### config.mk
export PLATFORM = sky130hd
export DESIGN_NAME = CPU
export DESIGN_NICKNAME = CPU
export VERILOG_FILES = /design/flow/design.v
export SDC_FILE = /design/flow/constraint.sdc
export NUM_CORES = 4
export LEC_CHECK = 0
export CAP_MARGIN = 0
export CORE_MARGIN = 2
export CORE_UTILIZATION = 72
export CTS_CLUSTER_DIAMETER = 231
export CTS_CLUSTER_SIZE = 15
export SETUP_SLACK_MARGIN = 1.15
export SLEW_MARGIN = 20
export TNS_END_PERCENT = 5
### constraint.sdc
create_clock -name core_clock -period 4.08 [get_ports {clk}]
set_input_delay 0.8160 -clock core_clock [delete_from_list [all_inputs] [get_ports {clk}]]
set_output_delay 0.8160 -clock core_clock [all_outputs]
set_load 0.01 [all_outputs]
### design.v
module RA1SH (
   Q,
   CLK,
   CEN,
   WEN,
   A,
   D,
   OEN
);
   parameter BITS = 16;
   parameter word_depth = 16;
   parameter addr_width = 4;
   output [BITS-1:0] Q;
   input CLK;
   input CEN;
   input WEN;
   input [addr_width-1:0] A;
   input [BITS-1:0] D;
   input OEN;
   reg [BITS-1:0] mem [0:word_depth-1];
   reg [BITS-1:0] Qi;
   always @(posedge CLK) begin
      if (!CEN) begin
         if (!WEN) begin
            mem[A] <= D;
            Qi <= D;
         end else begin
            Qi <= mem[A];
         end
      end
   end
   assign Q = OEN ? {BITS{1'b0}} : Qi;
endmodule
module CPU(
				clk,
			  rst_n,
		   IO_stall,
         awid_m_inf,
       awaddr_m_inf,
       awsize_m_inf,
      awburst_m_inf,
        awlen_m_inf,
      awvalid_m_inf,
      awready_m_inf,
        wdata_m_inf,
        wlast_m_inf,
       wvalid_m_inf,
       wready_m_inf,
          bid_m_inf,
        bresp_m_inf,
       bvalid_m_inf,
       bready_m_inf,
         arid_m_inf,
       araddr_m_inf,
        arlen_m_inf,
       arsize_m_inf,
      arburst_m_inf,
      arvalid_m_inf,
      arready_m_inf, 
          rid_m_inf,
        rdata_m_inf,
        rresp_m_inf,
        rlast_m_inf,
       rvalid_m_inf,
       rready_m_inf 
);
input  wire clk, rst_n;
output reg  IO_stall;
parameter ID_WIDTH = 4 , ADDR_WIDTH = 32, DATA_WIDTH = 16, DRAM_NUMBER=2, WRIT_NUMBER=1;
output  wire [WRIT_NUMBER * ID_WIDTH-1:0]        awid_m_inf;
output  wire [WRIT_NUMBER * ADDR_WIDTH-1:0]    awaddr_m_inf;
output  wire [WRIT_NUMBER * 3 -1:0]            awsize_m_inf;
output  wire [WRIT_NUMBER * 2 -1:0]           awburst_m_inf;
output  wire [WRIT_NUMBER * 7 -1:0]             awlen_m_inf;
output  wire [WRIT_NUMBER-1:0]                awvalid_m_inf;
input   wire [WRIT_NUMBER-1:0]                awready_m_inf;
output  wire [WRIT_NUMBER * DATA_WIDTH-1:0]     wdata_m_inf;
output  wire [WRIT_NUMBER-1:0]                  wlast_m_inf;
output  wire [WRIT_NUMBER-1:0]                 wvalid_m_inf;
input   wire [WRIT_NUMBER-1:0]                 wready_m_inf;
input   wire [WRIT_NUMBER * ID_WIDTH-1:0]         bid_m_inf;
input   wire [WRIT_NUMBER * 2 -1:0]             bresp_m_inf;
input   wire [WRIT_NUMBER-1:0]             	   bvalid_m_inf;
output  wire [WRIT_NUMBER-1:0]                 bready_m_inf;
output  wire [DRAM_NUMBER * ID_WIDTH-1:0]       arid_m_inf;
output  wire [DRAM_NUMBER * ADDR_WIDTH-1:0]   araddr_m_inf;
output  wire [DRAM_NUMBER * 7 -1:0]            arlen_m_inf;
output  wire [DRAM_NUMBER * 3 -1:0]           arsize_m_inf;
output  wire [DRAM_NUMBER * 2 -1:0]          arburst_m_inf;
output  wire [DRAM_NUMBER-1:0]               arvalid_m_inf;
input   wire [DRAM_NUMBER-1:0]               arready_m_inf;
input   wire [DRAM_NUMBER * ID_WIDTH-1:0]         rid_m_inf;
input   wire [DRAM_NUMBER * DATA_WIDTH-1:0]     rdata_m_inf;
input   wire [DRAM_NUMBER * 2 -1:0]             rresp_m_inf;
input   wire [DRAM_NUMBER-1:0]                  rlast_m_inf;
input   wire [DRAM_NUMBER-1:0]                 rvalid_m_inf;
output  wire [DRAM_NUMBER-1:0]                 rready_m_inf;
reg  [3:0]current_state ;
reg  [3:0]next_state ;
reg signed [15:0] core_r0 , core_r1 , core_r2 , core_r3 ;
reg signed [15:0] core_r4 , core_r5 , core_r6 , core_r7 ;
reg signed [15:0] core_r8 , core_r9 , core_r10, core_r11;
reg signed [15:0] core_r12, core_r13, core_r14, core_r15;
wire  MEM_cen, MEM_oen;
reg   MEM_wen;
wire  [3:0]MEM_adr;
reg   [15:0]MEM_in ;
wire  [15:0] MEM_out;
wire  [2:0]opcode;
wire  [3:0]rs,rt,rd;
wire  func;
wire  signed[4:0]imm;
wire  [15:0]address;
wire  [15:0]inst;
reg   [15:0]inst_reg1, inst_reg2;
reg   signed [15:0]rs_data,rt_data,rd_data;
reg   in_valid_inst ;
wire  out_valid_inst ;
reg   signed [12:0] pc ;
reg   [4:0]inst_mode ; 
wire  signed [15:0]data_addr;
wire  out_finish_data;
reg   in_valid_data_write ;
reg   in_valid_data_read;
wire  out_valid_data ;
wire  signed[15:0]load_data ;
parameter EMPTY         = 5'd0 ;
parameter ADD           = 5'd1 ;
parameter SUB           = 5'd2 ;
parameter SLT           = 5'd3 ;
parameter MUL           = 5'd4 ;
parameter LOAD          = 5'd5 ;
parameter STORE         = 5'd6 ;
parameter BRANCH        = 5'd7 ;
parameter JUMP          = 5'd8 ;
parameter IDLE              = 4'd0  ;
parameter INST_FETCH_1      = 4'd1  ;
parameter INST_FETCH_2      = 4'd2  ;
parameter SRAM_STORE        = 4'd3  ;
parameter SRAM_TAKE         = 4'd4  ;
parameter INST_DECODE       = 4'd5  ;
parameter EXECUTE           = 4'd6  ;
parameter DATA_LOAD         = 4'd7  ;
parameter DATA_STORE        = 4'd8  ;
parameter WAIT_OUT_FINISH   = 4'd9  ;
parameter WAIT_OUT_VALID_DATA = 4'd10 ;
parameter WRITE_BACK        = 4'd11 ;
parameter CHECK_REG         = 4'd12 ;
assign opcode = inst_reg2[15:13] ;
assign rs     = inst_reg2[12: 9] ;
assign rt     = inst_reg2[ 8: 5] ;
assign rd     = inst_reg2[ 4: 1] ;
assign func   = inst_reg2[0] ;
assign imm    = inst_reg2[ 4: 0] ;
assign address = { 3'b000 , inst_reg2[12:0] } ;
assign data_addr = {4'b0001, ((rs_data + imm) * 2 )} ;  
always@(posedge clk or negedge rst_n)begin
  if(!rst_n)  current_state <= IDLE ;
  else        current_state <= next_state ;
end
always@(*)begin
    case(current_state)
        IDLE : begin
            next_state = INST_FETCH_1 ;
        end
        INST_FETCH_1 : begin
            next_state = INST_FETCH_2 ;
        end
        INST_FETCH_2 : begin
            if(out_valid_inst)  next_state = SRAM_STORE  ;
            else                next_state = INST_FETCH_2 ;
        end
        SRAM_STORE : begin
            next_state = SRAM_TAKE;
        end
        SRAM_TAKE : begin
            next_state = INST_DECODE;
        end
        INST_DECODE : begin
            next_state = EXECUTE ;
        end
        EXECUTE : begin
            if(opcode[2:1] == 2'b00)      next_state = WRITE_BACK  ;  
            else if(opcode == 3'b011)     next_state = DATA_LOAD   ;  
            else if(opcode == 3'b010)     next_state = DATA_STORE  ;  
            else                          next_state = CHECK_REG   ;  
        end
        WRITE_BACK : begin
            next_state = CHECK_REG ;
        end
        DATA_LOAD : begin
            next_state = WAIT_OUT_VALID_DATA;
        end
        DATA_STORE : begin
            next_state = WAIT_OUT_FINISH;
        end
        WAIT_OUT_VALID_DATA :begin
            if(out_valid_data)      next_state = CHECK_REG ;
            else                    next_state = WAIT_OUT_VALID_DATA ;
        end
        WAIT_OUT_FINISH : begin
            if(out_finish_data)  next_state = CHECK_REG;
            else                 next_state = WAIT_OUT_FINISH ;
        end
        CHECK_REG : begin
            next_state = IDLE ;
        end
        default: next_state = current_state ;
    endcase
end
always@(posedge clk or negedge rst_n)begin
    if(!rst_n)    pc <= 13'b0;
    else begin
        if(current_state == CHECK_REG) begin
            if(opcode == 3'b101 &&  (rs_data== rt_data) )    pc  <= pc + 2 + (imm << 1)  ;   
            else if(opcode == 3'b100 )                       pc  <= address;
            else pc <= pc + 2 ;
        end
    end 
end
always@(*)begin
    case(current_state)
        INST_FETCH_1 : in_valid_inst = 1 ;
        default :      in_valid_inst = 0;
    endcase
end
always@(*)begin
    case(current_state)
        DATA_LOAD : in_valid_data_read = 1 ;
        default :      in_valid_data_read = 0;
    endcase
end
always@(*)begin
    case(current_state)
        SRAM_STORE : MEM_wen = 0 ;
        default :    MEM_wen = 1 ;
    endcase
end
always@(*)begin
    case(current_state)
        SRAM_STORE : MEM_in = inst_reg1;
        default :    MEM_in = 0;
    endcase
end
always@(posedge clk or negedge rst_n)begin
    if(!rst_n)      inst_reg1 <= 0;
    else if(out_valid_inst)  inst_reg1 <= inst;
 end
 always@(posedge clk or negedge rst_n)begin
    if(!rst_n)      inst_reg2 <= 0;
    else if(current_state == SRAM_TAKE) inst_reg2 <= MEM_out;
 end
always@(*)begin
    case(opcode)
        3'b000 : begin
            if(func)    inst_mode = ADD ;
            else        inst_mode = SUB ;
        end 
        3'b001 : begin
            if(func)    inst_mode = SLT ;
            else        inst_mode = MUL ;
        end
        3'b011 :        inst_mode = LOAD    ;
        3'b010 :        inst_mode = STORE   ;
        3'b101 :        inst_mode = BRANCH  ;      
        3'b100 :        inst_mode = JUMP    ;
        default : inst_mode = EMPTY ;
    endcase
end
always @(posedge clk or negedge rst_n) begin
    if (!rst_n)     rs_data <= 0 ;
    else begin
        if (current_state == INST_DECODE) begin
            case(rs)
                0:      rs_data <= core_r0  ;
                1:      rs_data <= core_r1  ;
                2:      rs_data <= core_r2  ;
                3:      rs_data <= core_r3  ;
                4:      rs_data <= core_r4  ;
                5:      rs_data <= core_r5  ;
                6:      rs_data <= core_r6  ;
                7:      rs_data <= core_r7  ;
                8:      rs_data <= core_r8  ;
                9:      rs_data <= core_r9  ;
                10:     rs_data <= core_r10 ; 
                11:     rs_data <= core_r11 ; 
                12:     rs_data <= core_r12 ; 
                13:     rs_data <= core_r13 ; 
                14:     rs_data <= core_r14 ; 
                15:     rs_data <= core_r15 ; 
            endcase
        end         
    end
end
always @(posedge clk or negedge rst_n) begin
    if (!rst_n)     rt_data <= 0 ;
    else begin
        if (current_state == INST_DECODE) begin
            case(rt)
                0:      rt_data <= core_r0  ;
                1:      rt_data <= core_r1  ;
                2:      rt_data <= core_r2  ;
                3:      rt_data <= core_r3  ;
                4:      rt_data <= core_r4  ;
                5:      rt_data <= core_r5  ;
                6:      rt_data <= core_r6  ;
                7:      rt_data <= core_r7  ;
                8:      rt_data <= core_r8  ;
                9:      rt_data <= core_r9  ;
                10:     rt_data <= core_r10 ; 
                11:     rt_data <= core_r11 ; 
                12:     rt_data <= core_r12 ; 
                13:     rt_data <= core_r13 ; 
                14:     rt_data <= core_r14 ; 
                15:     rt_data <= core_r15 ; 
            endcase
        end         
    end
end
always@(posedge clk or negedge rst_n)begin
    if(!rst_n)      rd_data <= 0 ;
    else begin
        if(current_state == EXECUTE) begin
            case(inst_mode)
                ADD : rd_data <= rs_data + rt_data ;
                SUB : rd_data <= rs_data - rt_data ;
                SLT : begin
                    if(rt_data > rs_data)   rd_data <= 1'b1 ;
                    else                    rd_data <= 1'b0;
                end 
                MUL : rd_data <= rs_data * rt_data ;
                default : rd_data <= 0 ;
            endcase
        end
    end
end
always@(*)begin
    case(current_state)
        DATA_STORE :          in_valid_data_write = 1'b1;
        default :             in_valid_data_write = 1'b0;
    endcase
end
always@(posedge clk or negedge rst_n)begin
    if(!rst_n)begin
        IO_stall <= 1;
    end
    else begin
        case(current_state)
            CHECK_REG : IO_stall <= 0;
            default: IO_stall <= 1 ;
        endcase
    end
end
always@(posedge clk or negedge rst_n)begin
    if(!rst_n)begin
        core_r0  <= 0;
    end
    else begin
        if(current_state == WRITE_BACK && rd == 0) core_r0 <= rd_data ;
        else if (out_valid_data==1     && rt == 0) core_r0 <= load_data ;
    end
end
always@(posedge clk or negedge rst_n)begin
    if(!rst_n)begin
        core_r1  <= 0;
    end
    else begin
        if(current_state == WRITE_BACK && rd == 1) core_r1 <= rd_data ;
        else if (out_valid_data==1     && rt == 1) core_r1 <= load_data ;
    end
end
always@(posedge clk or negedge rst_n)begin
    if(!rst_n)begin
        core_r2  <= 0;
    end
    else begin
        if(current_state == WRITE_BACK && rd == 2) core_r2 <= rd_data ;
        else if (out_valid_data==1     && rt == 2) core_r2 <= load_data ;
    end
end
always@(posedge clk or negedge rst_n)begin
    if(!rst_n)begin
        core_r3  <= 0;
    end
    else begin
        if(current_state == WRITE_BACK && rd == 3) core_r3 <= rd_data ;
        else if (out_valid_data==1     && rt == 3) core_r3 <= load_data ;
    end
end
always@(posedge clk or negedge rst_n)begin
    if(!rst_n)begin
        core_r4  <= 0;
    end
    else begin
        if(current_state == WRITE_BACK && rd == 4) core_r4 <= rd_data ;
        else if (out_valid_data==1     && rt == 4) core_r4 <= load_data ;
    end
end
always@(posedge clk or negedge rst_n)begin
    if(!rst_n)begin
        core_r5  <= 0;
    end
    else begin
        if(current_state == WRITE_BACK && rd == 5) core_r5 <= rd_data ;
        else if (out_valid_data==1     && rt == 5) core_r5 <= load_data ;
    end
end
always@(posedge clk or negedge rst_n)begin
    if(!rst_n)begin
        core_r6  <= 0;
    end
    else begin
        if(current_state == WRITE_BACK && rd == 6) core_r6 <= rd_data ;
        else if (out_valid_data==1     && rt == 6) core_r6 <= load_data ;
    end
end
always@(posedge clk or negedge rst_n)begin
    if(!rst_n)begin
        core_r7  <= 0;
    end
    else begin
        if(current_state == WRITE_BACK && rd == 7) core_r7 <= rd_data ;
        else if (out_valid_data==1     && rt == 7) core_r7 <= load_data ;
    end
end
always@(posedge clk or negedge rst_n)begin
    if(!rst_n)begin
        core_r8  <= 0;
    end
    else begin
        if(current_state == WRITE_BACK && rd == 8) core_r8 <= rd_data ;
        else if (out_valid_data==1     && rt == 8) core_r8 <= load_data ;
    end
end
always@(posedge clk or negedge rst_n)begin
    if(!rst_n)begin
        core_r9  <= 0;
    end
    else begin
        if(current_state == WRITE_BACK && rd == 9) core_r9 <= rd_data ;
        else if (out_valid_data==1     && rt == 9) core_r9 <= load_data ;
    end
end
always@(posedge clk or negedge rst_n)begin
    if(!rst_n)begin
        core_r10  <= 0;
    end
    else begin
        if(current_state == WRITE_BACK && rd == 10) core_r10 <= rd_data ;
        else if (out_valid_data==1     && rt == 10) core_r10 <= load_data ;
    end
end
always@(posedge clk or negedge rst_n)begin
    if(!rst_n)begin
        core_r11  <= 0;
    end
    else begin
        if(current_state == WRITE_BACK && rd == 11) core_r11 <= rd_data ;
        else if (out_valid_data==1     && rt == 11) core_r11 <= load_data ;
    end
end
always@(posedge clk or negedge rst_n)begin
    if(!rst_n)begin
        core_r12  <= 0;
    end
    else begin
        if(current_state == WRITE_BACK && rd == 12) core_r12 <= rd_data ;
        else if (out_valid_data==1     && rt == 12) core_r12 <= load_data ;
    end
end
always@(posedge clk or negedge rst_n)begin
    if(!rst_n)begin
        core_r13  <= 0;
    end
    else begin
        if(current_state == WRITE_BACK && rd == 13) core_r13 <= rd_data ;
        else if (out_valid_data==1     && rt == 13) core_r13 <= load_data ;
    end
end
always@(posedge clk or negedge rst_n)begin
    if(!rst_n)begin
        core_r14  <= 0;
    end
    else begin
        if(current_state == WRITE_BACK && rd == 14) core_r14 <= rd_data ;
        else if (out_valid_data==1     && rt == 14) core_r14 <= load_data ;
    end
end
always@(posedge clk or negedge rst_n)begin
    if(!rst_n)begin
        core_r15  <= 0;
    end
    else begin
        if(current_state == WRITE_BACK && rd == 15) core_r15 <= rd_data ;
        else if (out_valid_data==1     && rt == 15) core_r15 <= load_data ;
    end
end
assign MEM_cen = 0 ;
assign MEM_oen = 0 ;
assign MEM_adr = 0 ;
RA1SH X_0 (.Q(MEM_out) , .CLK(clk), .CEN(MEM_cen), .WEN(MEM_wen) , .A(MEM_adr) , .D(MEM_in), .OEN(MEM_oen));
read_DRAM_instruction Read_Inst(
                .clk(clk),
              .rst_n(rst_n),
           .in_valid(in_valid_inst),
            .in_addr(pc),
          .out_valid(out_valid_inst),
           .out_inst(inst),
         .arid_m_inf(arid_m_inf[DRAM_NUMBER * ID_WIDTH-1:ID_WIDTH]),
       .araddr_m_inf(araddr_m_inf[DRAM_NUMBER * ADDR_WIDTH-1:ADDR_WIDTH]),
        .arlen_m_inf(arlen_m_inf[DRAM_NUMBER * 7 -1:7]),
       .arsize_m_inf(arsize_m_inf[DRAM_NUMBER * 3 -1:3]),
      .arburst_m_inf(arburst_m_inf[DRAM_NUMBER * 2 -1:2]),
      .arvalid_m_inf(arvalid_m_inf[1]),
      .arready_m_inf(arready_m_inf[1]), 
          .rid_m_inf(rid_m_inf[DRAM_NUMBER * ID_WIDTH-1:ID_WIDTH]),
        .rdata_m_inf(rdata_m_inf[DRAM_NUMBER * DATA_WIDTH-1:DATA_WIDTH]),
        .rresp_m_inf(rresp_m_inf[DRAM_NUMBER * 2 -1:2]),
        .rlast_m_inf(rlast_m_inf[1]),
       .rvalid_m_inf(rvalid_m_inf[1]),
       .rready_m_inf(rready_m_inf[1]) 
);
read_DRAM_data read_DRAM_data(
                .clk(clk),
              .rst_n(rst_n),
           .in_valid(in_valid_data_read),
            .in_addr(data_addr[11:0]),
          .out_valid(out_valid_data),
           .out_data(load_data),
         .arid_m_inf(arid_m_inf[ID_WIDTH-1:0]),
       .araddr_m_inf(araddr_m_inf[ADDR_WIDTH-1:0]),
        .arlen_m_inf(arlen_m_inf[7 -1:0]),
       .arsize_m_inf(arsize_m_inf[3 -1:0]),
      .arburst_m_inf(arburst_m_inf[2 -1:0]),
      .arvalid_m_inf(arvalid_m_inf[0]),
      .arready_m_inf(arready_m_inf[0]), 
          .rid_m_inf(rid_m_inf[ID_WIDTH-1:0]),
        .rdata_m_inf(rdata_m_inf[DATA_WIDTH-1:0]),
        .rresp_m_inf(rresp_m_inf[2 -1:0]),
        .rlast_m_inf(rlast_m_inf[0]),
       .rvalid_m_inf(rvalid_m_inf[0]),
       .rready_m_inf(rready_m_inf[0]) 
);
write_DRAM_data WRITE_DATA(
                .clk(clk),
              .rst_n(rst_n),
           .in_valid(in_valid_data_write),
            .in_addr(data_addr[11:0]),
            .in_data(rt_data),
         .out_finish(out_finish_data),
         .awid_m_inf(awid_m_inf),
       .awaddr_m_inf(awaddr_m_inf),
       .awsize_m_inf(awsize_m_inf),
      .awburst_m_inf(awburst_m_inf),
        .awlen_m_inf(awlen_m_inf),
      .awvalid_m_inf(awvalid_m_inf),
      .awready_m_inf(awready_m_inf),
        .wdata_m_inf(wdata_m_inf),
        .wlast_m_inf(wlast_m_inf),
       .wvalid_m_inf(wvalid_m_inf),
       .wready_m_inf(wready_m_inf),
          .bid_m_inf(bid_m_inf),
        .bresp_m_inf(bresp_m_inf),
       .bvalid_m_inf(bvalid_m_inf),
       .bready_m_inf(bready_m_inf)
);
endmodule
module read_DRAM_instruction(
                clk,
              rst_n,
           in_valid,
            in_addr,
          out_valid,
           out_inst,
         arid_m_inf,
       araddr_m_inf,
        arlen_m_inf,
       arsize_m_inf,
      arburst_m_inf,
      arvalid_m_inf,
      arready_m_inf, 
          rid_m_inf,
        rdata_m_inf,
        rresp_m_inf,
        rlast_m_inf,
       rvalid_m_inf,
       rready_m_inf 
);
parameter ID_WIDTH = 4 , ADDR_WIDTH = 32, DATA_WIDTH = 16, DRAM_NUMBER=2, WRIT_NUMBER=1;
input  wire clk, rst_n;
input  in_valid;
input  [12:0] in_addr;  
output reg out_valid;
output reg [15:0] out_inst;
output  wire [ID_WIDTH-1:0]       arid_m_inf;
output  wire [ADDR_WIDTH-1:0]   araddr_m_inf;
output  wire [7 -1:0]            arlen_m_inf;
output  wire [3 -1:0]           arsize_m_inf;
output  wire [2 -1:0]          arburst_m_inf;
output  reg                    arvalid_m_inf;
input   wire                   arready_m_inf;
input   wire [ID_WIDTH-1:0]         rid_m_inf;
input   wire [DATA_WIDTH-1:0]     rdata_m_inf;
input   wire [2 -1:0]             rresp_m_inf;
input   wire                      rlast_m_inf;
input   wire                     rvalid_m_inf;
output  reg                      rready_m_inf;
reg     [1:0]current_state,next_state;
reg     [15:0]out_reg;
assign arid_m_inf = 0 ;
assign arlen_m_inf = 7'b0 ;
assign arsize_m_inf = 3'b001 ;
assign arburst_m_inf = 2'b01 ;
assign araddr_m_inf = {16'd0, 4'b0001, in_addr[11:0] };
parameter   IDLE = 2'd0;
parameter   SEND = 2'd1;
parameter   WAIT = 2'd2;
parameter   OUT  = 2'd3;
always@(posedge clk or negedge rst_n)begin
  if(!rst_n)  current_state <= 0;
  else current_state <= next_state;
end
always@(*)begin
    case(current_state)
        IDLE : begin
            if(in_valid)    next_state = SEND ;
            else            next_state = IDLE ;
        end
        SEND : begin
            if(arready_m_inf) next_state = WAIT ;
            else              next_state = SEND ;
        end
        WAIT : begin
            if(rlast_m_inf)  next_state = OUT ;
            else             next_state = WAIT;
        end
        OUT: begin
            next_state = IDLE;
        end
        default : next_state = current_state;
    endcase
end
always@(*)begin
    case(current_state)
        SEND : arvalid_m_inf = 1 ;
        default : arvalid_m_inf = 0;
    endcase
end
always@(*)begin
    case(current_state)
        WAIT : rready_m_inf = 1;
        default : rready_m_inf = 0;
    endcase
end
always@(*)begin
    case(current_state)
        OUT :     out_valid = 1;
        default : out_valid = 0;
    endcase
end
always@(posedge clk or negedge rst_n)begin
  if(!rst_n)            out_reg <= 0;
  else if(rlast_m_inf)  out_reg <= rdata_m_inf;
end
always@(*)begin
    case(current_state)
        OUT :     out_inst = out_reg ;  
        default : out_inst = 0 ; 
    endcase
end
endmodule
module read_DRAM_data(
                clk,
              rst_n,
           in_valid,
            in_addr,
            in_data,
          out_valid,
           out_data,
         arid_m_inf,
       araddr_m_inf,
        arlen_m_inf,
       arsize_m_inf,
      arburst_m_inf,
      arvalid_m_inf,
      arready_m_inf, 
          rid_m_inf,
        rdata_m_inf,
        rresp_m_inf,
        rlast_m_inf,
       rvalid_m_inf,
       rready_m_inf 
);
parameter ID_WIDTH = 4 , ADDR_WIDTH = 32, DATA_WIDTH = 16, DRAM_NUMBER=2, WRIT_NUMBER=1;
input  wire clk, rst_n;
input  in_valid;
input  [11:0] in_addr;
input  [15:0] in_data;
output reg out_valid;
output reg [15:0] out_data;
output  wire [ID_WIDTH-1:0]       arid_m_inf;
output  wire [ADDR_WIDTH-1:0]   araddr_m_inf;
output  wire [7 -1:0]            arlen_m_inf;
output  wire [3 -1:0]           arsize_m_inf;
output  wire [2 -1:0]          arburst_m_inf;
output  reg                    arvalid_m_inf;
input   wire                   arready_m_inf;
input   wire [ID_WIDTH-1:0]         rid_m_inf;
input   wire [DATA_WIDTH-1:0]     rdata_m_inf;
input   wire [2 -1:0]             rresp_m_inf;
input   wire                      rlast_m_inf;
input   wire                     rvalid_m_inf;
output  reg                      rready_m_inf;
parameter IDLE  = 2'd0 ;
parameter SEND  = 2'd1 ;
parameter WAIT  = 2'd2 ;
parameter OUT   = 2'd3 ;
reg      [1:0] current_state, next_state;
reg      [15:0]out_reg;
assign   arid_m_inf = 0 ;
assign   arlen_m_inf = 7'b0 ;
assign   arsize_m_inf = 3'b001 ;
assign   arburst_m_inf = 2'b01 ;
assign   araddr_m_inf = { 16'd0 , 4'b001 , in_addr } ;
always @(posedge clk or negedge rst_n) begin
    if (!rst_n)     current_state <= IDLE ;
    else            current_state <= next_state ;
end
always @(*)begin
    case(current_state)
        IDLE : begin
            if(in_valid)    next_state = SEND ;
            else            next_state = IDLE ;
        end
        SEND : begin
            if(arready_m_inf) next_state = WAIT ;
            else              next_state = SEND ; 
        end
        WAIT : begin
            if(rlast_m_inf)  next_state = OUT ;
            else             next_state = WAIT;
        end
        OUT : begin
            next_state = IDLE;
        end
        default : next_state = current_state ;
    endcase
end
always@(*)begin
    case(current_state)
        SEND : arvalid_m_inf = 1 ;
        default : arvalid_m_inf = 0;
    endcase
end
always@(*)begin
    case(current_state)
        WAIT :    rready_m_inf = 1;
        default : rready_m_inf = 0;
    endcase
end
always@(*)begin
    case(current_state)
        OUT :     out_valid = 1;
        default : out_valid = 0;
    endcase
end
always@(posedge clk or negedge rst_n)begin
  if(!rst_n)            out_reg <= 0;
  else if(rlast_m_inf)  out_reg <= rdata_m_inf;
end
always@(*)begin
    case(current_state)
        OUT :     out_data = out_reg ;  
        default : out_data = 0 ; 
    endcase
end
endmodule
module write_DRAM_data(
                clk,
              rst_n,
           in_valid,
            in_addr,
            in_data,
         out_finish,
         awid_m_inf,
       awaddr_m_inf,
       awsize_m_inf,
      awburst_m_inf,
        awlen_m_inf,
      awvalid_m_inf,
      awready_m_inf,
        wdata_m_inf,
        wlast_m_inf,
       wvalid_m_inf,
       wready_m_inf,
          bid_m_inf,
        bresp_m_inf,
       bvalid_m_inf,
       bready_m_inf
);
parameter ID_WIDTH = 4 , ADDR_WIDTH = 32, DATA_WIDTH = 16, DRAM_NUMBER=2, WRIT_NUMBER=1;
input  wire clk, rst_n;
input  in_valid;
input  [11:0] in_addr;  
input  [15:0] in_data;
output reg out_finish;
output  wire [ID_WIDTH-1:0]        awid_m_inf;
output  wire [ADDR_WIDTH-1:0]    awaddr_m_inf;
output  wire [3 -1:0]            awsize_m_inf;
output  wire [2 -1:0]           awburst_m_inf;
output  wire [7 -1:0]             awlen_m_inf;
output  reg                     awvalid_m_inf;
input   wire                    awready_m_inf;
output  reg  [DATA_WIDTH-1:0]     wdata_m_inf;
output  reg                       wlast_m_inf;
output  reg                      wvalid_m_inf;
input   wire                     wready_m_inf;
input   wire [ID_WIDTH-1:0]         bid_m_inf;
input   wire [2 -1:0]             bresp_m_inf;
input   wire                     bvalid_m_inf;
output  wire                     bready_m_inf;
parameter IDLE = 3'd0 ;
parameter SEND = 3'd1 ;
parameter WAIT = 3'd2 ;
parameter OUT  = 3'd3 ;
parameter RESPONSE = 3'd4;
reg  [2:0] current_state, next_state;
always @(posedge clk or negedge rst_n) begin
    if (!rst_n)     current_state <= IDLE ;
    else            current_state <= next_state ;
end
always @(*) begin
    case(current_state)
        IDLE : begin
            if(in_valid)        next_state = SEND ;
            else                next_state = IDLE ;
        end
        SEND : begin
            if(awready_m_inf)   next_state = WAIT ;
            else                next_state = SEND ;
        end
        WAIT : begin
            if(wready_m_inf)    next_state = OUT ;
            else                next_state = WAIT;
        end
        OUT : begin
            next_state = RESPONSE ;
        end
        RESPONSE : begin
            if(bvalid_m_inf) next_state = IDLE ;
            else             next_state = RESPONSE ;
        end
        default : next_state = current_state ;
    endcase
end
assign awid_m_inf = 0 ;
assign awlen_m_inf = 7'd0 ;
assign awsize_m_inf = 3'b001 ;
assign awburst_m_inf = 2'b01 ;
assign awaddr_m_inf = { 16'd0 , 4'b0001, in_addr } ;
assign bready_m_inf = (current_state == RESPONSE) ? 1 : 0 ;
always @(*) begin
    case(current_state)
        SEND :    awvalid_m_inf = 1 ;
        default : awvalid_m_inf = 0 ;
    endcase
end
always@(*)begin
    case(current_state)
        WAIT :    wvalid_m_inf = 1;
        default : wvalid_m_inf = 0;
    endcase
end
always@(*)begin
    case(current_state)
        WAIT :    wdata_m_inf = in_data ;
        default : wdata_m_inf = 0 ;
    endcase
end
always@(*)begin
    case(current_state)
        WAIT :    wlast_m_inf = 1;
        default : wlast_m_inf = 0;
    endcase
end
always@(*)begin
    case(current_state)
        OUT :     out_finish = 1;
        default : out_finish = 0;
    endcase
end
endmodule
### run.sh
#!/bin/bash
# the make line also repeats each setting of config.mk as NAME=value (left out here)
make -C /OpenROAD-flow-scripts/flow DESIGN_CONFIG=/design/flow/config.mk WORK_HOME=/design/flow/orfs CLKGATE_MAP_FILE= finish
==> results.json, run 1 <==
{
  "track_usage_pct": 55.9,
  "wl_per_cell_um": 31.5,
  "combinationalPowerShare_pct": 3.9,
  "syn_area_um2": 28800,
  "worst_slew_pin_slew_ps": 1350,
  "timing.fmax_ghz": 0.192,
  "numCtsBuffers": 34,
  "avgSynthCellArea_um2": 9.28,
  "outcome": "complete, but fails checks",
  "startpoint_type": "register",
  "ys_sh_mux_pct": 11.9,
  "die_h_um": 204,
  "h-tree-depth": 2,
  "ys_seq_elements": 423,
  "cp_cell_sequence": "clkinvlp_4 -> nor2_1 -> ha_1 -> inv_1 -> fa_1 -> inv_1 -> ha_2 -> inv_2 -> fa_1 -> inv_1 -> ha_1 -> inv_1 -> fa_1 -> inv_1 -> ha_1 -> o21ai_1 -> a21oi_1 -> o211ai_1 -> buf_4 -> a21oi_2 -> or4_1 -> nand3_1 -> and3b_1 -> o21ai_1",
  "regToRegEndpoint": "rd_data[13]",
  "max-cap-violations": 0,
  "clock-sinks": 423,
  "detail_route.wirelength_um": 118000,
  "crit_family": "adder cells",
  "cts_root_buf": "clkbuf_16",
  "place_ws_ps": -1170,
  "hold_viol_final": 0,
  "flop_cell": "dfrtp_1",
  "clkTransAtPathRegs_ps": 90,
  "gp_congestion": 1.04,
  "fin_skew_ps": 29.9,
  "min_path_type": "primary input to asynchronous set/reset pin",
  "common_cells": "dfrtp_1 (402), nor2_1 (302), mux2i_1 (268), a21oi_1 (245), nand2_1 (225)",
  "p_clk_w": 0.00324,
  "cpMaxStageDelayCell": "fa_1",
  "cell_internal_pwr_w": 0.00602,
  "edf_count": 16,
  "grt_overflow": 0,
  "grt_max_degree": 103,
  "holdWs_ps": 275,
  "p_per_area_nw_per_um2": 247,
  "layout_min_cycle_time_ps": 5200,
  "ys_cells": 3098,
  "warning_count": 70,
  "area_growth_pct": 12.8,
  "cts_tree": "done",
  "cpPeakStageDelay_ps": 480,
  "vdd_drop_max_v": 0.000431,
  "remaining_drc_errors": 0,
  "drt_iter0_markers": 4711,
  "ioPinCount": 230,
  "num-fill-cells": 2303,
  "synth-simple-area-share_pct": 11.8,
  "layoutNonFillerInstCount": 3752,
  "worst-r2r-setup-slack_ps": -1120,
  "dpl.hpwl_um": 74300,
  "fin_ws_ps": -1120,
  "ys_types": 84,
  "first_pass_iters": 12,
  "final_area_um2": 32500,
  "grt_pass1_vias": 27500,
  "yosys_area_um2": 28800,
  "fp_util_pct": 72.7,
  "rsz0062_at_grt": "yes",
  "cp-startpoint": "rs_data[0]",
  "place_area_um2": 30700,
  "top_power_group": "sequential cells",
  "die-area_um2": 41600,
  "core-area_um2": 39500,
  "route.vias.total": 27700,
  "yosys.area_share.aoi_pct": 17.0,
  "power_frac_seq_pct": 55.8,
  "nets": 3473,
  "yosysTopAreaCell": "dfrtp_1",
  "power_frac_clock_pct": 40.3,
  "top_area_share_pct": 35.0,
  "endpoint": "rd_data[13]",
  "die_w_um": 204,
  "power_switching_w": 0.00201,
  "placementRows": 73,
  "so.violations": "negative setup slack",
  "syn_inst": 3098,
  "viasPerCell": 7.38,
  "ys_seq_share_pct": 37.1,
  "ff2ff_path_depth": 24,
  "top_cells_by_area": "dfrtp_1 (35%), mux2i_1 (9.3%), fa_1 (5.7%)",
  "cp_common_cell": "inv_1",
  "critPathKind": "register to register",
  "clk_latency_ps": 600,
  "cp.arrival_ps": 5660,
  "p_seq_w": 0.00448,
  "ant_nets": 0,
  "end_kind": "register",
  "critPathMaxFanout": 6,
  "placed_cells": 3687,
  "cp.depth": 24,
  "synthArstFlopShare_pct": 96.2,
  "antenna_found_initial": 7,
  "ys_sh_xor_pct": 2.22,
  "yosys_warnings": 5,
  "logic_family": "AND-OR/OR-AND gates",
  "max_slew_margin_pct": 9.82,
  "swShare_pct": 25.0,
  "drv_slew": 0,
  "finalSetupViolCount": 13,
  "clock_path_buffers": 3,
  "combinationalPower_w": 0.000312,
  "critPathRequiredTime_ps": 4540,
  "grt_pass1_wl_um": 170000,
  "fin_crit_sh_pct": 128,
  "p_leak_nw": 16.5,
  "synth-adder-area-share_pct": 10.7,
  "portBuffers": 99,
  "r2r_start": "rs_data[0]",
  "most_common_cell": "dfrtp_1",
  "critPathBufInv": 8
}
-- repair_timing --
item                       CTS  global route
setup buffers               16             1
hold endpoints to repair     0             0
pin swaps                   42            37
resized                    188            73
hold buffers                 0             0
setup endpoints to repair  123            79
-- routing by layer --
layer	GRT usage [%]	part of all wire (%)	vias up
met5	2.38	0.18	-
met2	80.8	41	2822
met4	47.3	11	8
met3	24.2	16	1143
met1	63.6	31	12900
li1	-	-	10800
-- stage by stage --
stage	power [W]	util [%]	setup TNS, ps
final	0.00803	82.1	-9060
after global routing	0.00817	82.0	-10630
after CTS	0.00795	81.3	-7780
after detailed placement	0.00485	77.6	-9470
after global placement	0.00482	77.6	-8480
after floorplan	0.00473	-	-5610
-- cell type report --
cell class,count,area [um^2],share of cell area (%)
Tap cell,525,657,2.02
Sequential cell,423,10700,33.0
Multi-Input combinational cell,2227,16600,51.1
Antenna cell,2,5.00,0.0154
Timing Repair Buffer,326,2790,8.60
Clock buffer,43,906,2.79
Clock inverter,3,45.0,0.139
Inverter,203,782,2.41
==> run 2: changes to the inputs <==
Settings changed: ABC_AREA from default to 1, CORE_ASPECT_RATIO from default to 0.94, CTS_CLUSTER_DIAMETER 231 to 390, CTS_CLUSTER_SIZE 15 to 100, HOLD_SLACK_MARGIN from default to 0.27, PLACE_DENSITY_LB_ADDON from default to 0.08, SETUP_SLACK_MARGIN 1.15 to 0.74, SLEW_MARGIN 20 to 10, TNS_END_PERCENT 5 to default.
Clock period 4.08 ns to 2.58 ns, I/O delays scaled along.
==> results.json, run 2 <==
{
  "yosys.area_share.aoi_pct": 22.8,
  "clock-sinks": 423,
  "h-tree-depth": 1,
  "ys_types": 58,
  "ys_cells": 3906,
  "ioPinCount": 230,
  "most_common_cell": "nand2_1",
  "outcome": "did not finish",
  "common_cells": "nand2_1 (687), inv_1 (664), o21ai_0 (653), dfrtp_1 (402), o22ai_1 (157)",
  "core-area_um2": 40900,
  "yosysTopAreaCell": "dfrtp_1",
  "edf_count": 16,
  "die_w_um": 214,
  "stop_error": "[ERROR GRT-0232] Routing congestion too high. Check the congestion heatmap in the GUI.",
  "numCtsBuffers": 8,
  "yosys_area_um2": 29700,
  "ys_sh_xor_pct": 0.854,
  "synthArstFlopShare_pct": 96.2,
  "track_usage_pct": 90.9,
  "gp_congestion": 1.20,
  "ys_seq_elements": 423,
  "top_cells_by_area": "dfrtp_1 (34%), o21ai_0 (11%), nand2_1 (8.7%)",
  "syn_area_um2": 29700,
  "placementRows": 72,
  "yosys_warnings": 5,
  "dpl.hpwl_um": 91000,
  "logic_family": "AND-OR/OR-AND gates",
  "top_area_share_pct": 33.8,
  "syn_inst": 3906,
  "die-area_um2": 42900,
  "ys_seq_share_pct": 35.9,
  "clock_path_buffers": 3,
  "fp_util_pct": 72.7,
  "ys_sh_mux_pct": 1.06,
  "die_h_um": 201,
  "flop_cell": "dfrtp_1",
  "synth-simple-area-share_pct": 14.0,
  "portBuffers": 99,
  "synth-adder-area-share_pct": 10.4,
  "cts_root_buf": "clkbuf_16",
  "avgSynthCellArea_um2": 7.61,
  "grt_overflow": 356,
  "lastStage": "global routing"
}
-- run 2: what timing repair did --
action / in CTS
endpoints found under the setup margin: 373
setup buffers: 105
hold buffers: 1
resized: 639
hold endpoints to repair: 395
pin swaps: 109
cloned: 7
-- run 2: through the flow --
stage          instance area, um^2  worst slack, ps  total power, W  cells  hold WS, ps
2_1_floorplan                30900            -2370         0.00737   4014          220
3_3_place_gp                 34300            -2590         0.00754   4796          382
3_5_place_dp                 34300            -2730         0.00759   4796          385
4_1_cts                      37300            -2630          0.0102   4921          335
-- run 2: metal layers --
layer,overflow,track usage [%]
met3,46,86.8
met1,32,91.3
met5,4,69.7
met2,147,97.8
met4,127,86.2
==> run 3: changes to the inputs <==
Settings changed: ABC_AREA 1 to default, CAP_MARGIN 0 to 20, CORE_ASPECT_RATIO 0.94 to default, CORE_UTILIZATION 72 to 40, CTS_CLUSTER_DIAMETER 390 to default, CTS_CLUSTER_SIZE 100 to default, HOLD_SLACK_MARGIN 0.27 to default, PLACE_DENSITY_LB_ADDON 0.08 to default, SETUP_SLACK_MARGIN 0.74 to default, SLEW_MARGIN 10 to 20.
Clock period 2.58 ns to 8.19 ns, I/O delays scaled along.
==> results.json, run 3 <==
{
  "ys_cells": 3098,
  "gp_congestion": 0.931,
  "outcome": "finished clean",
  "finalSetupViolCount": 0,
  "worst_slew_pin_slew_ps": 1030,
  "critPathRequiredTime_ps": 8650,
  "ys_sh_mux_pct": 11.9,
  "core-area_um2": 71400,
  "most_common_cell": "dfrtp_1",
  "critPathBufInv": 7,
  "total_power_w": 0.00453,
  "tns_ps": 0,
  "ys_sh_xor_pct": 2.22,
  "track_usage_pct": 27.6,
  "power_frac_seq_pct": 49.3,
  "layout_min_cycle_time_ps": 6220,
  "viasPerCell": 5.95,
  "remaining_drc_errors": 0,
  "whs_endpoint": "current_state[7]",
  "layoutNonFillerInstCount": 4052,
  "place_ws_ps": 2110,
  "vdd_drop_max_v": 0.000141,
  "nets": 3324,
  "fp_util_pct": 40.3,
  "detail_route.wirelength_um": 103000,
  "common_cells": "dfrtp_1 (402), nor2_1 (302), mux2i_1 (268), a21oi_1 (245), nand2_1 (225)",
  "cp_common_cell": "inv_1",
  "syn_area_um2": 28800,
  "clkTransAtPathRegs_ps": 60,
  "avgSynthCellArea_um2": 9.28,
  "num_antenna_cells": 0,
  "edf_count": 16,
  "fin_crit_sh_pct": 76.0,
  "placed_cells": 3965,
  "wl_per_cell_um": 25.5,
  "numCtsBuffers": 49,
  "r2r_start": "rt_data[1]",
  "die-area_um2": 74100,
  "area_growth_pct": 9.77,
  "grt_max_degree": 151,
  "max-cap-violations": 0,
  "power_switching_w": 0.00109,
  "top_area_share_pct": 35.0,
  "warning_count": 66,
  "p_clk_w": 0.00215,
  "first_pass_iters": 7,
  "hold_viol_final": 0,
  "cell_internal_pwr_w": 0.00343,
  "combinationalPower_w": 0.000143,
  "logic_family": "AND-OR/OR-AND gates",
  "route.vias.total": 24100,
  "synth-adder-area-share_pct": 10.7,
  "end_kind": "register",
  "cpPeakStageDelay_ps": 840,
  "worst-r2r-setup-slack_ps": 1970,
  "p_leak_nw": 15.8,
  "ff2ff_path_depth": 23,
  "power_frac_clock_pct": 47.6,
  "regToRegEndpoint": "rd_data[13]",
  "ys_seq_elements": 423,
  "ant_nets": 0,
  "cp.arrival_ps": 6680,
  "holdWs_ps": 391,
  "die_w_um": 272,
  "cp.depth": 23,
  "yosysTopAreaCell": "dfrtp_1",
  "endpoint": "rd_data[13]",
  "dpl.hpwl_um": 64300,
  "p_per_area_nw_per_um2": 143,
  "syn_inst": 3098,
  "synth-simple-area-share_pct": 11.8,
  "top_power_group": "sequential cells",
  "synthArstFlopShare_pct": 96.2,
  "max_slew_margin_pct": 31.1,
  "drv_slew": 0,
  "num-fill-cells": 6975,
  "grt_pass1_wl_um": 153000,
  "portBuffers": 99,
  "hold_start": "current_state[0]",
  "rsz0062_at_grt": "no",
  "p_seq_w": 0.00223,
  "h-tree-depth": 2,
  "antenna_found_initial": 7,
  "clock_path_buffers": 3,
  "cp-startpoint": "rt_data[1]",
  "cts_hold_buf": 0,
  "fin_skew_ps": 33.0,
  "ioPinCount": 230,
  "grt_pass1_vias": 22900,
  "cpMaxStageDelayCell": "dfrtp_1",
  "post_cts_buffers": 0,
  "yosys_warnings": 5,
  "critPathMaxFanout": 12,
  "yosys.area_share.aoi_pct": 17.0,
  "min_path_type": "register to register",
  "fin_ws_ps": 1970,
  "clock-sinks": 423,
  "critPathKind": "register to register",
  "min_path_cells": 0,
  "timing.fmax_ghz": 0.161,
  "swShare_pct": 24.2,
  "ys_seq_share_pct": 37.1,
  "top_cells_by_area": "dfrtp_1 (35%), mux2i_1 (9.3%), fa_1 (5.7%)",
  "die_h_um": 272,
  "cts_tree": "done",
  "combinationalPowerShare_pct": 3.2,
  "cp_cell_sequence": "clkinv_1 -> nor2_1 -> fa_1 -> inv_1 -> fa_1 -> inv_1 -> ha_1 -> inv_1 -> fa_1 -> inv_1 -> ha_1 -> inv_1 -> fa_1 -> inv_1 -> ha_1 -> o21ai_1 -> a21oi_1 -> o211ai_1 -> a21oi_1 -> or4_1 -> nand3_1 -> and3b_1 -> o21ai_1",
  "yosys_area_um2": 28800,
  "grt_overflow": 0,
  "flop_cell": "dfrtp_1",
  "cts_root_buf": "clkbuf_16",
  "crit_family": "adder cells",
  "post_cts_resized": 0,
  "ys_types": 84,
  "startpoint_type": "register",
  "drt_iter0_markers": 3431,
  "placementRows": 98,
  "clk_latency_ps": 610
}
==> run 3: final cells by class <==
cell class	count	area, um^2	share of cell area [%]
inverters	203	762	2.41
clock buffers	70	1400	4.42
flip-flops and latches	423	10700	33.8
clock inverters	17	141	0.448
repair buffers	162	1480	4.68
well taps	950	1190	3.77
multi-input cells	2227	15900	50.5
==> run 3: layer usage <==
metal	track usage (%)	share of wire, %
met2	41.3	43
met5	0	0.015
met4	11.9	5.1
met3	8.23	12
met1	37.0	40
==> run 3: through the flow <==
step,cell area (um^2),util (%)
6_report,31600,44.2
5_1_grt,31600,44.2
4_1_cts,31600,44.2
3_5_place_dp,30000,42.1
3_3_place_gp,30000,42.1
2_1_floorplan,29200,-
==> run 4: changes to the inputs <==
Settings changed: CORE_UTILIZATION 40 to 71, CTS_CLUSTER_SIZE from default to 33, PLACE_DENSITY from default to 0.66.
Clock period 8.19 ns to 4.06 ns, I/O delays scaled along.
==> results.json, run 4 <==
{
  "end_kind": "register",
  "startpoint_type": "register",
  "edf_count": 16,
  "ys_sh_xor_pct": 2.22,
  "drv_slew": 0,
  "yosys_area_um2": 28800,
  "most_common_cell": "dfrtp_1",
  "r2r_start": "rt_data[1]",
  "ys_seq_share_pct": 37.1,
  "timing.fmax_ghz": 0.187,
  "cp-startpoint": "rt_data[1]",
  "place_ws_ps": -1250,
  "p_leak_nw": 16.8,
  "gp_congestion": 1.05,
  "grt_pass1_wl_um": 171000,
  "layout_min_cycle_time_ps": 5340,
  "top_cells_by_area": "dfrtp_1 (35%), mux2i_1 (9.3%), fa_1 (5.7%)",
  "cp_cell_sequence": "buf_8 -> buf_4 -> nand2_2 -> fa_1 -> inv_2 -> fa_1 -> ha_2 -> fa_1 -> fa_1 -> inv_1 -> fa_1 -> inv_1 -> ha_1 -> nand3_1 -> a21oi_2 -> or4_4 -> nand3_2 -> and3b_1 -> o21ai_2",
  "numCtsBuffers": 45,
  "synth-adder-area-share_pct": 10.7,
  "syn_area_um2": 28800,
  "ioPinCount": 230,
  "power_frac_seq_pct": 48.3,
  "wl_per_cell_um": 30.9,
  "fin_crit_sh_pct": 132,
  "syn_inst": 3098,
  "common_cells": "dfrtp_1 (402), nor2_1 (302), mux2i_1 (268), a21oi_1 (245), nand2_1 (225)",
  "so.violations": "negative setup slack",
  "fp_util_pct": 72.2,
  "placementRows": 73,
  "logic_family": "AND-OR/OR-AND gates",
  "cp_common_cell": "fa_1",
  "critPathMaxFanout": 7,
  "grt_pass1_vias": 27700,
  "swShare_pct": 24.2,
  "h-tree-depth": 2,
  "p_per_area_nw_per_um2": 282,
  "met3WireLength_um": 19900,
  "met1Wirelength_um": 37000,
  "first_pass_iters": 17,
  "ys_seq_elements": 423,
  "p_seq_w": 0.00450,
  "antenna_found_initial": 9,
  "power_switching_w": 0.00225,
  "cts_tree": "done",
  "dpl.hpwl_um": 73100,
  "clkTransAtPathRegs_ps": 80,
  "critPathBufInv": 5,
  "ant_nets": 0,
  "ff2ff_path_depth": 19,
  "top_area_share_pct": 35.0,
  "route.vias.total": 27900,
  "cpPeakStageDelay_ps": 560,
  "critPathKind": "register to register",
  "ys_types": 84,
  "viasPerCell": 7.32,
  "flop_cell": "dfrtp_1",
  "portBuffers": 99,
  "ys_sh_mux_pct": 11.9,
  "hold_viol_final": 0,
  "fin_skew_ps": 21.9,
  "cts_root_buf": "clkbuf_16",
  "crit_family": "adder cells",
  "clk_latency_ps": 620,
  "cp.arrival_ps": 5810,
  "grt_overflow": 0,
  "avgSynthCellArea_um2": 9.28,
  "nets": 3506,
  "detail_route.wirelength_um": 118000,
  "outcome": "complete, but fails checks",
  "worst_slew_pin_slew_ps": 1340,
  "vdd_drop_max_v": 0.000377,
  "remaining_drc_errors": 0,
  "cts_hold_buf": 0,
  "drt_iter0_markers": 5157,
  "die-area_um2": 42100,
  "synthArstFlopShare_pct": 96.2,
  "combinationalPower_w": 0.000316,
  "highest_layer": "met5",
  "warning_count": 70,
  "die_h_um": 205,
  "critPathRequiredTime_ps": 4530,
  "clock-sinks": 423,
  "combinationalPowerShare_pct": 3.4,
  "yosys.area_share.aoi_pct": 17.0,
  "regToRegEndpoint": "rd_data[13]",
  "grt_max_degree": 109,
  "yosysTopAreaCell": "dfrtp_1",
  "total_power_w": 0.00932,
  "area_growth_pct": 15.0,
  "wl_met2_um": 47400,
  "top_power_group": "sequential cells",
  "max-cap-violations": 0,
  "yosys_warnings": 5,
  "fin_ws_ps": -1280,
  "num-fill-cells": 2244,
  "cp.depth": 19,
  "p_clk_w": 0.00450,
  "core-area_um2": 39800,
  "cell_internal_pwr_w": 0.00707,
  "max_slew_margin_pct": 10.9,
  "worst-r2r-setup-slack_ps": -1280,
  "endpoint": "rd_data[13]",
  "rsz0062_at_grt": "yes",
  "clock_path_buffers": 3,
  "power_frac_clock_pct": 48.3,
  "tns_ps": -10240,
  "finalSetupViolCount": 14,
  "synth-simple-area-share_pct": 11.8,
  "cpMaxStageDelayCell": "fa_1",
  "min_path_type": "primary input to asynchronous set/reset pin",
  "track_usage_pct": 55.7,
  "die_w_um": 205,
  "ys_cells": 3098
}
run 4: repair_timing:
action | in CTS | in global routing
buffers inserted | 20 | 17
cloned | 0 | 0
endpoints found under the hold margin | 0 | 0
pin swaps | 32 | 38
setup endpoints to repair | 22 | 20
resized | 93 | 73
run 4: layout make-up:
class,instances,area [um^2],share of cell area [%]
multi-input combinational,2227,16400,49.5
antenna,4,10.0,0.0303
inverter,203,787,2.38
clock buffer,53,1210,3.65
tap,525,657,1.99
clock inverter,29,369,1.12
timing repair buffer,348,3000,9.09
sequential,423,10700,32.3
run 4: per-stage QoR:
stage | instance area [um^2] | hold WS [ps] | instances | utilization [%]
2_1_floorplan | 29300 | 352 | 3206 | -
3_3_place_gp | 30800 | 428 | 3690 | 77.3
3_5_place_dp | 30800 | 420 | 3690 | 77.3
4_1_cts | 32700 | 343 | 3790 | 82.2
5_1_grt | 33100 | 358 | 3809 | 83.0
6_report | 33100 | 233 | 3812 | 83.0
run 4: per-layer routing:
metal,vias to the layer above,global-route usage [%]
met5,-,4.88
met4,18,44.0
met3,1145,27.2
met2,2827,78.6
met1,13000,63.9
li1,10900,-
==> run 5: changes to the inputs <==
Settings changed: CORE_UTILIZATION 71 to 14, CTS_CLUSTER_SIZE 33 to default, PLACE_DENSITY 0.66 to default.
Clock period 4.06 ns to 7.98 ns, I/O delays scaled along.
==> results.json, run 5 <==
{
  "warning_count": 64,
  "power_switching_w": 0.00111,
  "track_usage_pct": 10.3,
  "worst-r2r-setup-slack_ps": 1690,
  "die-area_um2": 209000,
  "cp.depth": 23,
  "clock-sinks": 423,
  "yosys_area_um2": 28800,
  "cpPeakStageDelay_ps": 820,
  "ff2ff_path_depth": 23,
  "remaining_drc_errors": 0,
  "cp-startpoint": "rt_data[1]",
  "startpoint_type": "register",
  "gp_congestion": 0.929,
  "ys_seq_elements": 423,
  "viasPerCell": 4.23,
  "syn_area_um2": 28800,
  "fin_ws_ps": 1690,
  "ant_nets": 0,
  "first_pass_iters": 9,
  "min_path_type": "register to register",
  "timing.fmax_ghz": 0.159,
  "max-cap-violations": 0,
  "post_cts_resized": 0,
  "fin_crit_sh_pct": 78.8,
  "combinationalPower_w": 0.000149,
  "top_power_group": "sequential cells",
  "top_area_share_pct": 35.0,
  "post_cts_buffers": 0,
  "power_frac_clock_pct": 48.4,
  "logic_family": "AND-OR/OR-AND gates",
  "max_slew_margin_pct": 18.1,
  "core-area_um2": 204000,
  "synth-simple-area-share_pct": 11.8,
  "nets": 3321,
  "ys_types": 84,
  "tns_ps": 0,
  "cp_common_cell": "inv_1",
  "most_common_cell": "dfrtp_1",
  "numCtsBuffers": 45,
  "yosys.area_share.aoi_pct": 17.0,
  "common_cells": "dfrtp_1 (402), nor2_1 (302), mux2i_1 (268), a21oi_1 (245), nand2_1 (225)",
  "clk_latency_ps": 620,
  "clkTransAtPathRegs_ps": 60,
  "r2r_start": "rt_data[1]",
  "p_seq_w": 0.00229,
  "hold_start": "current_state[0]",
  "regToRegEndpoint": "rd_data[13]",
  "ioPinCount": 230,
  "placementRows": 166,
  "ys_seq_share_pct": 37.1,
  "dpl.hpwl_um": 72800,
  "top_cells_by_area": "dfrtp_1 (35%), mux2i_1 (9.3%), fa_1 (5.7%)",
  "whs_endpoint": "current_state[7]",
  "fp_util_pct": 14.1,
  "cts_tree": "done",
  "finalSetupViolCount": 0,
  "crit_family": "adder cells",
  "combinationalPowerShare_pct": 3.1,
  "ys_cells": 3098,
  "critPathKind": "register to register",
  "grt_pass1_wl_um": 163000,
  "worst_slew_pin_slew_ps": 1230,
  "antenna_found_initial": 17,
  "swShare_pct": 23.5,
  "grt_max_degree": 124,
  "yosysTopAreaCell": "dfrtp_1",
  "drv_slew": 0,
  "fin_skew_ps": 32.0,
  "outcome": "finished clean",
  "route.vias.total": 24500,
  "die_h_um": 457,
  "grt_pass1_vias": 24000,
  "synth-adder-area-share_pct": 10.7,
  "vdd_drop_max_v": 0.000122,
  "cell_internal_pwr_w": 0.00361,
  "yosys_warnings": 5,
  "min_path_cells": 0,
  "power_frac_seq_pct": 48.5,
  "cp.arrival_ps": 6770,
  "critPathBufInv": 7,
  "final_area_um2": 33900,
  "hold_viol_final": 0,
  "clock_path_buffers": 3,
  "flop_cell": "dfrtp_1",
  "layout_min_cycle_time_ps": 6290,
  "avgSynthCellArea_um2": 9.28,
  "die_w_um": 457,
  "endpoint": "rd_data[13]",
  "ys_sh_xor_pct": 2.22,
  "synthArstFlopShare_pct": 96.2,
  "portBuffers": 99,
  "drt_iter0_markers": 3687,
  "end_kind": "register",
  "area_growth_pct": 17.7,
  "edf_count": 16,
  "p_clk_w": 0.00228,
  "cp_cell_sequence": "clkinv_1 -> nor2_1 -> fa_1 -> inv_1 -> fa_1 -> inv_1 -> ha_1 -> inv_1 -> fa_1 -> inv_1 -> ha_1 -> inv_1 -> fa_1 -> inv_1 -> ha_1 -> o21ai_1 -> a21oi_1 -> o211ai_1 -> a21oi_1 -> or4_1 -> nand3_1 -> and3b_1 -> o21ai_1",
  "grt_overflow": 0,
  "p_leak_nw": 15.8,
  "rsz0062_at_grt": "no",
  "wl_per_cell_um": 19.2,
  "place_ws_ps": 1810,
  "p_per_area_nw_per_um2": 140,
  "h-tree-depth": 2,
  "critPathMaxFanout": 12,
  "detail_route.wirelength_um": 111000,
  "num_antenna_cells": 0,
  "cts_root_buf": "clkbuf_16",
  "cpMaxStageDelayCell": "dfrtp_1",
  "syn_inst": 3098,
  "place_area_um2": 32300,
  "critPathRequiredTime_ps": 8460,
  "final_util_pct": 16.6,
  "cts_hold_buf": 0,
  "ys_sh_mux_pct": 11.9
}
[run 5: cell type report]
type / count / area, um^2
inverter: 203 / 762
clock buffer: 65 / 1300
multi-input combinational: 2227 / 16000
clock inverter: 18 / 299
sequential: 423 / 10700
timing repair buffer: 163 / 1500
tap: 2688 / 3360
fill: 22900 / 171000
[run 5: per-stage QoR]
step	std cells	hold WS (ps)	power, W
after detailed placement	5704	383	0.00248
after CTS	5787	392	0.00476
after global placement	5703	382	0.00247
final	5787	392	0.00472
after global routing	5787	393	0.00488
after floorplan	3206	352	0.00242
[run 5: routing by layer]
layer	vias to the layer above	wire, um	global-route usage [%]
met4	8	5680	4.46
met2	1635	48800	16.0
met3	421	14200	3.69
met5	-	61	0
met1	11900	42600	12.9
li1	10600	-	-
==> run 6: changes to the inputs <==
Settings changed: CORE_UTILIZATION 14 to 65, SETUP_SLACK_MARGIN from default to -0.27.
Clock period 7.98 ns to 3.54 ns, I/O delays scaled along.
==> results.json, run 6 <==
{
  "cpMaxStageDelayCell": "fa_1",
  "cp.arrival_ps": 5540,
  "vdd_drop_max_v": 0.000401,
  "top_cells_by_area": "dfrtp_1 (35%), mux2i_1 (9.3%), fa_1 (5.7%)",
  "avgSynthCellArea_um2": 9.28,
  "drt_iter0_markers": 4060,
  "finalSetupViolCount": 32,
  "ys_sh_mux_pct": 11.9,
  "endpoint": "rd_data[13]",
  "ys_seq_elements": 423,
  "final_area_um2": 33800,
  "top_power_group": "the clock network",
  "cp_common_cell": "inv_2",
  "placementRows": 77,
  "die-area_um2": 45900,
  "syn_area_um2": 28800,
  "regToRegEndpoint": "rd_data[13]",
  "common_cells": "dfrtp_1 (402), nor2_1 (302), mux2i_1 (268), a21oi_1 (245), nand2_1 (225)",
  "grt_pass1_wl_um": 169000,
  "cp.depth": 23,
  "critPathMaxFanout": 3,
  "drv_slew": 0,
  "fp_util_pct": 65.5,
  "power_switching_w": 0.00257,
  "ioPinCount": 230,
  "num-fill-cells": 2934,
  "clkTransAtPathRegs_ps": 60,
  "flop_cell": "dfrtp_1",
  "end_kind": "register",
  "cp_cell_sequence": "buf_6 -> ha_4 -> fa_1 -> inv_2 -> fa_1 -> inv_2 -> ha_4 -> inv_2 -> fa_1 -> inv_2 -> ha_4 -> inv_2 -> fa_1 -> inv_2 -> ha_4 -> o21ai_4 -> a21oi_2 -> o211ai_1 -> a21oi_2 -> or4_1 -> nand3_1 -> and3b_1 -> o21ai_1",
  "synth-adder-area-share_pct": 10.7,
  "numCtsBuffers": 46,
  "timing.fmax_ghz": 0.197,
  "p_seq_w": 0.00516,
  "h-tree-depth": 2,
  "cell_internal_pwr_w": 0.00831,
  "warning_count": 70,
  "swShare_pct": 23.6,
  "combGateArea_um2": 16500,
  "combinationalPower_w": 0.000367,
  "antenna_found_initial": 9,
  "grt_pass1_vias": 27200,
  "combinationalPowerShare_pct": 3.4,
  "clock_path_buffers": 3,
  "min_path_type": "primary input to asynchronous set/reset pin",
  "viasPerCell": 6.84,
  "area_growth_pct": 17.5,
  "p_clk_w": 0.00535,
  "critPathBufInv": 7,
  "logic_family": "AND-OR/OR-AND gates",
  "route.vias.total": 26800,
  "nets": 3545,
  "cts_hold_buf": 0,
  "fin_crit_sh_pct": 144,
  "fin_skew_ps": 19.7,
  "max-cap-violations": 0,
  "detail_route.wirelength_um": 114000,
  "cpPeakStageDelay_ps": 520,
  "ys_seq_share_pct": 37.1,
  "worst-r2r-setup-slack_ps": -1550,
  "p_leak_nw": 17.1,
  "cts_root_buf": "clkbuf_16",
  "ant_nets": 0,
  "syn_inst": 3098,
  "grt_overflow": 0,
  "max_slew_margin_pct": 30.6,
  "synth-simple-area-share_pct": 11.8,
  "edf_count": 16,
  "hold_viol_final": 0,
  "critPathKind": "register to register",
  "critPathRequiredTime_ps": 4000,
  "grt_max_degree": 101,
  "first_pass_iters": 9,
  "ys_sh_xor_pct": 2.22,
  "so.violations": "negative setup slack",
  "die_w_um": 214,
  "dpl.hpwl_um": 75900,
  "startpoint_type": "register",
  "ff2ff_path_depth": 23,
  "seqCellArea_um2": 10700,
  "most_common_cell": "dfrtp_1",
  "power_frac_seq_pct": 47.4,
  "synthArstFlopShare_pct": 96.2,
  "yosys.area_share.aoi_pct": 17.0,
  "gp_congestion": 1.02,
  "yosys_area_um2": 28800,
  "fin_ws_ps": -1550,
  "power_frac_clock_pct": 49.2,
  "top_area_share_pct": 35.0,
  "crit_family": "adder cells",
  "rsz0062_at_grt": "yes",
  "clk_latency_ps": 610,
  "r2r_start": "rs_data[3]",
  "p_per_area_nw_per_um2": 322,
  "final_util_pct": 76.9,
  "worst_slew_pin_slew_ps": 1030,
  "wl_per_cell_um": 29.1,
  "layout_min_cycle_time_ps": 5090,
  "place_area_um2": 31200,
  "ys_cells": 3098,
  "yosys_warnings": 5,
  "track_usage_pct": 49.2,
  "outcome": "complete, but fails checks",
  "clock-sinks": 423,
  "cts_tree": "done",
  "core-area_um2": 43900,
  "yosysTopAreaCell": "dfrtp_1",
  "ys_types": 84,
  "cp-startpoint": "rs_data[3]",
  "portBuffers": 99,
  "remaining_drc_errors": 0,
  "die_h_um": 214
}
run 6: final cells by class:
cell class,count,area share [%]
inverters,203,2.33
multi-input cells,2227,48.7
clock inverters,23,0.985
clock buffers,63,3.96
diodes,2,0.0148
well taps,592,2.19
flip-flops and latches,423,31.6
repair buffers,386,10.2
run 6: per-layer routing:
layer | routed length, um | share of wire [%] | vias up | global-route usage, %
met3 | 15300 | 13 | 824 | 17.7
met1 | 38500 | 34 | 12700 | 58.5
met5 | 53 | 0.046 | - | 0.521
li1 | - | - | 11000 | -
met4 | 11400 | 10 | 8 | 38.8
met2 | 49000 | 43 | 2257 | 72.6
run 6: what timing repair did:
action	in CTS	in global routing
setup buffers	33	20
gates resized	143	98
pin swaps	36	39
endpoints found under the setup margin	27	25
run 6: stage by stage:
step	total power, W	setup WS [ps]	setup TNS (ps)	hold WS [ps]	cells
final	0.0109	-1550	-22100	192	3919
after detailed placement	0.00560	-1670	-18710	387	3798
after CTS	0.0109	-1570	-17930	231	3913
after global placement	0.00557	-1570	-17300	397	3798
after global routing	0.0111	-1700	-25030	235	3917
after floorplan	0.00546	-1390	-9760	352	3206
==> run 7: changes to the inputs <==
Settings changed: CELL_PAD_IN_SITES_DETAIL_PLACEMENT from default to 1, CELL_PAD_IN_SITES_GLOBAL_PLACEMENT from default to 2, CORE_UTILIZATION 65 to 38, CTS_CLUSTER_DIAMETER from default to 96, MIN_ROUTING_LAYER from default to met2, PLACE_DENSITY_LB_ADDON from default to 0.12, SETUP_SLACK_MARGIN -0.27 to 1.24, SLEW_MARGIN 20 to 25, TNS_END_PERCENT from default to 100.
Clock period 3.54 ns to 6.59 ns, I/O delays scaled along.
==> results.json, run 7 <==
{
  "wl_per_cell_um": 31.6,
  "yosys_area_um2": 28800,
  "combinationalPowerShare_pct": 3.1,
  "avgSynthCellArea_um2": 9.28,
  "timing.fmax_ghz": 0.187,
  "ys_sh_mux_pct": 11.9,
  "synthArstFlopShare_pct": 96.2,
  "cp.arrival_ps": 5860,
  "finalSetupViolCount": 0,
  "yosys.area_share.aoi_pct": 17.0,
  "synth-adder-area-share_pct": 10.7,
  "tns_ps": 0,
  "core-area_um2": 74700,
  "critPathBufInv": 4,
  "ff2ff_path_depth": 18,
  "route.vias.total": 34100,
  "top_area_share_pct": 35.0,
  "fin_crit_sh_pct": 81.1,
  "track_usage_pct": 50.0,
  "ys_seq_share_pct": 37.1,
  "dpl.hpwl_um": 77400,
  "first_pass_iters": 30,
  "endpoint": "rd_data[12]",
  "p_clk_w": 0.00301,
  "placementRows": 100,
  "critPathMaxFanout": 6,
  "hold_start": "current_state[0]",
  "most_common_cell": "dfrtp_1",
  "r2r_start": "rt_data[2]",
  "total_power_w": 0.00598,
  "cts_tree": "done",
  "layout_min_cycle_time_ps": 5340,
  "fp_util_pct": 38.5,
  "p_seq_w": 0.00278,
  "yosysTopAreaCell": "dfrtp_1",
  "power_frac_clock_pct": 50.4,
  "p_leak_nw": 16.3,
  "clk_latency_ps": 660,
  "nets": 3399,
  "cts_root_buf": "clkbuf_16",
  "numCtsBuffers": 51,
  "ys_cells": 3098,
  "die-area_um2": 77900,
  "swShare_pct": 25.8,
  "worst-r2r-setup-slack_ps": 1250,
  "grt_pass1_wl_um": 188000,
  "top_cells_by_area": "dfrtp_1 (35%), mux2i_1 (9.3%), fa_1 (5.7%)",
  "critPathKind": "register to register",
  "hold_viol_final": 0,
  "critPathRequiredTime_ps": 7110,
  "top_power_group": "the clock network",
  "cpPeakStageDelay_ps": 580,
  "cp_common_cell": "fa_1",
  "max_slew_margin_pct": 17.2,
  "cp.depth": 18,
  "grt_overflow": 0,
  "grt_max_degree": 112,
  "rsz0062_at_grt": "yes",
  "cpMaxStageDelayCell": "fa_1",
  "cts_hold_buf": 0,
  "warning_count": 73,
  "syn_inst": 3098,
  "die_w_um": 279,
  "ys_types": 84,
  "detail_route.wirelength_um": 131000,
  "max-cap-violations": 0,
  "drv_slew": 0,
  "clock_path_buffers": 3,
  "min_path_type": "register to register",
  "clkTransAtPathRegs_ps": 60,
  "h-tree-depth": 2,
  "ys_sh_xor_pct": 2.22,
  "ant_nets": 0,
  "grt_pass1_vias": 38200,
  "die_h_um": 279,
  "crit_family": "adder cells",
  "drt_iter0_markers": 8468,
  "cp_cell_sequence": "buf_12 -> nand2_2 -> fa_1 -> fa_1 -> fa_1 -> fa_1 -> inv_1 -> fa_1 -> inv_1 -> fa_1 -> inv_2 -> ha_4 -> and3_1 -> a21oi_2 -> nand3b_1 -> xnor2_2 -> o22ai_2 -> a22o_1",
  "final_area_um2": 32900,
  "combinationalPower_w": 0.000188,
  "viasPerCell": 8.22,
  "power_frac_seq_pct": 46.4,
  "vdd_drop_max_v": 0.000194,
  "syn_area_um2": 28800,
  "whs_endpoint": "current_state[7]",
  "fin_skew_ps": 33.3,
  "clock-sinks": 423,
  "area_growth_pct": 14.5,
  "portBuffers": 99,
  "edf_count": 16,
  "antenna_found_initial": 0,
  "p_per_area_nw_per_um2": 182,
  "final_util_pct": 44.1,
  "synth-simple-area-share_pct": 11.8,
  "gp_congestion": 0.957,
  "regToRegEndpoint": "rd_data[12]",
  "logic_family": "AND-OR/OR-AND gates",
  "power_switching_w": 0.00154,
  "ioPinCount": 230,
  "ys_seq_elements": 423,
  "end_kind": "register",
  "cell_internal_pwr_w": 0.00444,
  "place_area_um2": 30200,
  "min_path_cells": 0,
  "startpoint_type": "register",
  "outcome": "finished clean",
  "yosys_warnings": 5,
  "flop_cell": "dfrtp_1",
  "remaining_drc_errors": 0,
  "worst_slew_pin_slew_ps": 1240,
  "common_cells": "dfrtp_1 (402), nor2_1 (302), mux2i_1 (268), a21oi_1 (245), nand2_1 (225)",
  "cp-startpoint": "rt_data[2]"
}
[run 7: repair_timing]
| action | CTS | global route |
|---|---|---|
| resized | 88 | 60 |
| pin swaps | 25 | 52 |
| endpoints found under the setup margin | 11 | 12 |
| buffers inserted | 46 | 14 |
[run 7: per-stage QoR]
step                setup WS, ps  hold slack, ps  cells
floorplan                   1300             352   3206
global placement             694             383   3994
detailed placement           691             389   3994
CTS                         1210             398   4131
global route                1070             398   4148
finish                      1250             398   4155
[run 7: final cells by class]
cell class	instances	area (um^2)
fillers	8289	41800
multi-input cells	2227	16400
flip-flops and latches	423	10700
repair buffers	235	2150
clock buffers	72	1450
well taps	969	1210
inverters	203	801
clock inverters	19	226
diodes	7	17.5
[run 7: layer usage]
layer	part of all wire (%)	vias to the layer above	track usage, %	wire length, um
met2	46	10500	59.5	60700
li1	-	10600	-	-
met5	1.2	-	20.4	1520
met4	14	54	19.3	18800
met3	38	1615	60.1	50200
met1	0	11300	-	0
No activity file was given, so power comes from the tool's default toggle rates.
